==> inputs of 02-10 <==
==> flow/design.v <==
module Mips_Processor (
    input             clk,
    input             rst,
    output     [15:0] mem_addr,
    output            mem_wr,
    output     [15:0] mem_wdata,
    input      [15:0] mem_rdata,
    output reg        wb_we,
    output reg [3:0]  wb_rd,
    output reg [15:0] wb_data
);
    localparam OP_ADD  = 4'd0,  OP_ADDM = 4'd1,  OP_SUB = 4'd2,  OP_ADDI = 4'd3;
    localparam OP_MUL  = 4'd4,  OP_AND  = 4'd5,  OP_SHL = 4'd6,  OP_LW   = 4'd7;
    localparam OP_LWI  = 4'd8,  OP_SW   = 4'd9,  OP_SWI = 4'd10, OP_CLR  = 4'd11;
    localparam OP_LI   = 4'd12, OP_CMP  = 4'd13, OP_BNE = 4'd14, OP_J    = 4'd15;
    reg  [15:0] pc;
    reg         ifid_valid;
    reg  [15:0] ifid_instr, ifid_pcp2;
    reg         idex_valid;
    reg  [3:0]  idex_op, idex_r1, idex_r2;
    reg  [15:0] idex_v1, idex_v2, idex_imm;
    reg         exmem_valid;
    reg  [3:0]  exmem_op, exmem_rd;
    reg  [15:0] exmem_res, exmem_s;
    reg         exmem_phase;
    reg  [15:0] sr, hi, lo;
    reg  [15:0] rf [0:15];
    function writes_reg(input [3:0] op);
        writes_reg = (op == OP_ADD) || (op == OP_ADDM) || (op == OP_SUB) || (op == OP_ADDI) ||
                     (op == OP_AND) || (op == OP_SHL) || (op == OP_LW) || (op == OP_LWI) ||
                     (op == OP_CLR) || (op == OP_LI);
    endfunction
    function uses_ba(input [3:0] op);
        uses_ba = (op == OP_ADDM) || (op == OP_LW) || (op == OP_LWI) || (op == OP_SW) || (op == OP_SWI);
    endfunction
    function uses_mem(input [3:0] op);
        uses_mem = uses_ba(op);
    endfunction
    function is_load(input [3:0] op);
        is_load = (op == OP_ADDM) || (op == OP_LW) || (op == OP_LWI);
    endfunction
    function b_is_reg(input [3:0] op);
        b_is_reg = (op == OP_ADD) || (op == OP_SUB) || (op == OP_MUL) || (op == OP_AND) || (op == OP_CMP);
    endfunction
    function b_shifted(input [3:0] op);
        b_shifted = (op == OP_ADDM) || (op == OP_LW) || (op == OP_LI);
    endfunction
    function real_rd(input [3:0] r);
        real_rd = (r != 4'd0) && (r != 4'd9) && (r != 4'd12) && (r != 4'd13);
    endfunction
    wire mem_port   = exmem_valid && uses_mem(exmem_op);
    wire two_phase  = (exmem_op == OP_LWI) || (exmem_op == OP_SWI);
    wire stall_mem  = exmem_valid && two_phase && !exmem_phase;
    wire [15:0] data_addr = exmem_res;
    assign mem_addr  = mem_port ? data_addr : pc;
    assign mem_wr    = exmem_valid && ((exmem_op == OP_SW) || (exmem_op == OP_SWI && exmem_phase));
    assign mem_wdata = exmem_s;
    reg [15:0] mem_result;
    always @* begin
        case (exmem_op)
            OP_ADDM:       mem_result = exmem_s + mem_rdata;
            OP_LW, OP_LWI: mem_result = mem_rdata;
            default:       mem_result = exmem_res;
        endcase
    end
    wire mem_we       = exmem_valid && writes_reg(exmem_op) && !stall_mem;
    wire mem_fwd_ok   = exmem_valid && writes_reg(exmem_op) && !is_load(exmem_op) && real_rd(exmem_rd);
    wire wb_real      = wb_we && real_rd(wb_rd);
    function [15:0] fwd(input [3:0] r, input [15:0] v);
        if (mem_fwd_ok && exmem_rd == r)
            fwd = exmem_res;
        else if (wb_real && wb_rd == r)
            fwd = wb_data;
        else
            fwd = v;
    endfunction
    wire [15:0] f1 = fwd(idex_r1, idex_v1);
    wire [15:0] f2 = fwd(idex_r2, idex_v2);
    wire [15:0] ex_a = uses_ba(idex_op) ? f2 : f1;
    wire [15:0] ex_b = b_is_reg(idex_op) ? f2 : idex_imm;
    wire [16:0] ex_diff = {1'b0, ex_a} + {1'b0, ~ex_b} + 17'd1;
    wire        ex_eq   = (ex_a == ex_b);
    wire [31:0] ex_prod = ex_a * ex_b;
    wire [15:0] ex_shl  = (ex_b[15:4] != 12'd0) ? 16'd0 : (ex_a << ex_b[3:0]);
    reg [15:0] ex_res;
    always @* begin
        case (idex_op)
            OP_SUB:  ex_res = ex_diff[15:0];
            OP_AND:  ex_res = ex_a & ex_b;
            OP_SHL:  ex_res = ex_shl;
            OP_CLR:  ex_res = 16'd0;
            OP_LI:   ex_res = ex_b;
            default: ex_res = ex_a + ex_b;
        endcase
    end
    wire [15:0] ex_sr = {ex_eq, ex_diff[15], ex_diff[16],
                         (ex_a[15] != ex_b[15]) && (ex_diff[15] != ex_a[15]), 12'd0};
    wire [3:0]  id_op = ifid_instr[15:12];
    wire [3:0]  id_r1 = ifid_instr[11:8];
    wire [3:0]  id_r2 = uses_ba(id_op) ? 4'd10 : ifid_instr[7:4];
    wire [15:0] id_sx = {{8{ifid_instr[7]}}, ifid_instr[7:0]};
    wire [15:0] id_imm = b_shifted(id_op) ? {id_sx[14:0], 1'b0} : id_sx;
    function [15:0] rd_reg(input [3:0] r);
        if (r == 4'd0)
            rd_reg = 16'd0;
        else if (r == 4'd9)
            rd_reg = sr;
        else if (r == 4'd12)
            rd_reg = hi;
        else if (r == 4'd13)
            rd_reg = lo;
        else if (wb_real && wb_rd == r)
            rd_reg = wb_data;
        else
            rd_reg = rf[r];
    endfunction
    wire id_reads1 = ifid_valid && (id_op != OP_LI) && (id_op != OP_CLR) && (id_op != OP_BNE) &&
                     (id_op != OP_J) && (!uses_ba(id_op) || id_op == OP_ADDM || id_op == OP_SW || id_op == OP_SWI);
    wire id_reads2 = ifid_valid && (b_is_reg(id_op) || uses_ba(id_op));
    wire ex_load   = idex_valid && writes_reg(idex_op) && is_load(idex_op);
    wire load_use  = ex_load && ((id_reads1 && id_r1 == idex_r1) || (id_reads2 && id_r2 == idex_r1));
    function spec_hit(input [3:0] r);
        spec_hit = idex_valid && (((idex_op == OP_CMP) && r == 4'd9) ||
                                  ((idex_op == OP_MUL) && (r == 4'd12 || r == 4'd13)));
    endfunction
    wire spec_use  = (id_reads1 && spec_hit(id_r1)) || (id_reads2 && spec_hit(id_r2));
    wire stall_id  = load_use || spec_use;
    wire id_go     = ifid_valid && !stall_mem && !stall_id;
    wire ex_cmp    = idex_valid && (idex_op == OP_CMP);
    wire br_taken  = ifid_valid && (id_op == OP_BNE) && (ex_cmp ? !ex_eq : !sr[15]);
    wire redirect  = id_go && (br_taken || id_op == OP_J);
    wire [15:0] br_target = ifid_pcp2 + {id_sx[14:0], 1'b0};
    wire [15:0] j_target  = {ifid_pcp2[15:13], ifid_instr[11:0], 1'b0};
    wire fetch    = !mem_port;                  
    wire if_hold  = stall_mem || (ifid_valid && stall_id);
    wire [15:0] pcp2 = pc + 16'd2;
    integer i;
    always @(posedge clk) begin
        if (rst) begin
            pc <= 16'd0;
            ifid_valid <= 1'b0;
            idex_valid <= 1'b0;
            exmem_valid <= 1'b0;
            exmem_phase <= 1'b0;
            wb_we <= 1'b0;
            sr <= 16'd0;
            hi <= 16'd0;
            lo <= 16'd0;
            for (i = 0; i < 16; i = i + 1)
                rf[i] <= 16'd0;
        end else begin
            if (wb_real)
                rf[wb_rd] <= wb_data;
            wb_we   <= mem_we;
            wb_rd   <= exmem_rd;
            wb_data <= mem_result;
            if (stall_mem) begin
                exmem_phase <= 1'b1;
                exmem_res   <= mem_rdata;
                idex_v1     <= f1;
                idex_v2     <= f2;
            end else begin
                exmem_valid <= idex_valid && (idex_op != OP_BNE) && (idex_op != OP_J);
                exmem_op    <= idex_op;
                exmem_rd    <= idex_r1;
                exmem_res   <= ex_res;
                exmem_s     <= f1;
                exmem_phase <= 1'b0;
                if (idex_valid && idex_op == OP_CMP)
                    sr <= ex_sr;
                if (idex_valid && idex_op == OP_MUL) begin
                    hi <= ex_prod[31:16];
                    lo <= ex_prod[15:0];
                end
                idex_valid <= id_go;
                idex_op    <= id_op;
                idex_r1    <= id_r1;
                idex_r2    <= id_r2;
                idex_v1    <= rd_reg(id_r1);
                idex_v2    <= rd_reg(id_r2);
                idex_imm   <= id_imm;
            end
            if (redirect) begin
                pc <= (id_op == OP_J) ? j_target : br_target;
                ifid_valid <= 1'b0;
            end else if (!if_hold) begin
                if (fetch) begin
                    pc <= pcp2;
                    ifid_valid <= 1'b1;
                    ifid_instr <= mem_rdata;
                    ifid_pcp2  <= pcp2;
                end else begin
                    ifid_valid <= 1'b0;
                end
            end
        end
    end
endmodule
==> flow/run.sh <==
#!/bin/bash
# the make line also repeats each setting of config.mk as NAME=value (left out here)
make -C /OpenROAD-flow-scripts/flow DESIGN_CONFIG=/design/flow/config.mk WORK_HOME=/design/flow/orfs CLKGATE_MAP_FILE= finish
==> flow/config.mk <==
export PLATFORM = sky130hd
export DESIGN_NAME = Mips_Processor
export DESIGN_NICKNAME = Mips_Processor
export VERILOG_FILES = /design/flow/design.v
export SDC_FILE = /design/flow/constraint.sdc
export NUM_CORES = 4
export LEC_CHECK = 0
export CAP_MARGIN = 20
export CORE_ASPECT_RATIO = 1.06
export CORE_MARGIN = 7
export CORE_UTILIZATION = 32
export CTS_CLUSTER_DIAMETER = 342
export CTS_CLUSTER_SIZE = 24
export GPL_ROUTABILITY_DRIVEN = 1
export GPL_TIMING_DRIVEN = 0
export HOLD_SLACK_MARGIN = 0.14
export PLACE_DENSITY = 0.65
export SLEW_MARGIN = 5
export TNS_END_PERCENT = 100
==> flow/constraint.sdc <==
create_clock -name core_clock -period 9.25 [get_ports {clk}]
set_input_delay 1.8500 -clock core_clock [delete_from_list [all_inputs] [get_ports {clk}]]
set_output_delay 1.8500 -clock core_clock [all_outputs]
set_load 0.01 [all_outputs]
==> 06-16: changes against 02-10 <==
Settings changed: CORE_ASPECT_RATIO 1.06 to default, CORE_MARGIN 7 to 2, CORE_UTILIZATION 32 to 72, CTS_CLUSTER_DIAMETER 342 to default, CTS_CLUSTER_SIZE 24 to default, GPL_ROUTABILITY_DRIVEN 1 to default, GPL_TIMING_DRIVEN 0 to default, HOLD_SLACK_MARGIN 0.14 to default, MAX_ROUTING_LAYER from default to met4, SLEW_MARGIN 5 to 20, TNS_END_PERCENT 100 to 5.
==> flow/constraint.sdc (replaced) <==
create_clock -name core_clock -period 7.53 [get_ports {clk}]
set_input_delay 1.5060 -clock core_clock [delete_from_list [all_inputs] [get_ports {clk}]]
set_output_delay 1.5060 -clock core_clock [all_outputs]
set_load 0.01 [all_outputs]
==> results <==
Of 06-16 and 02-10, 06-16 has the higher fmax (gap 10%, measured against 02-10).
Between 02-10 and 06-16, the lower die size is in 06-16 (gap 140%, measured against 06-16).
06-16 reached the layout checks and failed them: negative setup slack. 02-10 finished clean.
Of 06-16 and 02-10, 06-16 has the higher hold slack (gap 0.013 ns).
Of 06-16 and 02-10, 06-16 has the higher cell area (gap about 4.6%, measured against 02-10).
Against 02-10, the global-route usage of 06-16 is higher by 36 points.
Against 02-10, the routed wire length of 06-16 is larger by 2.8%.
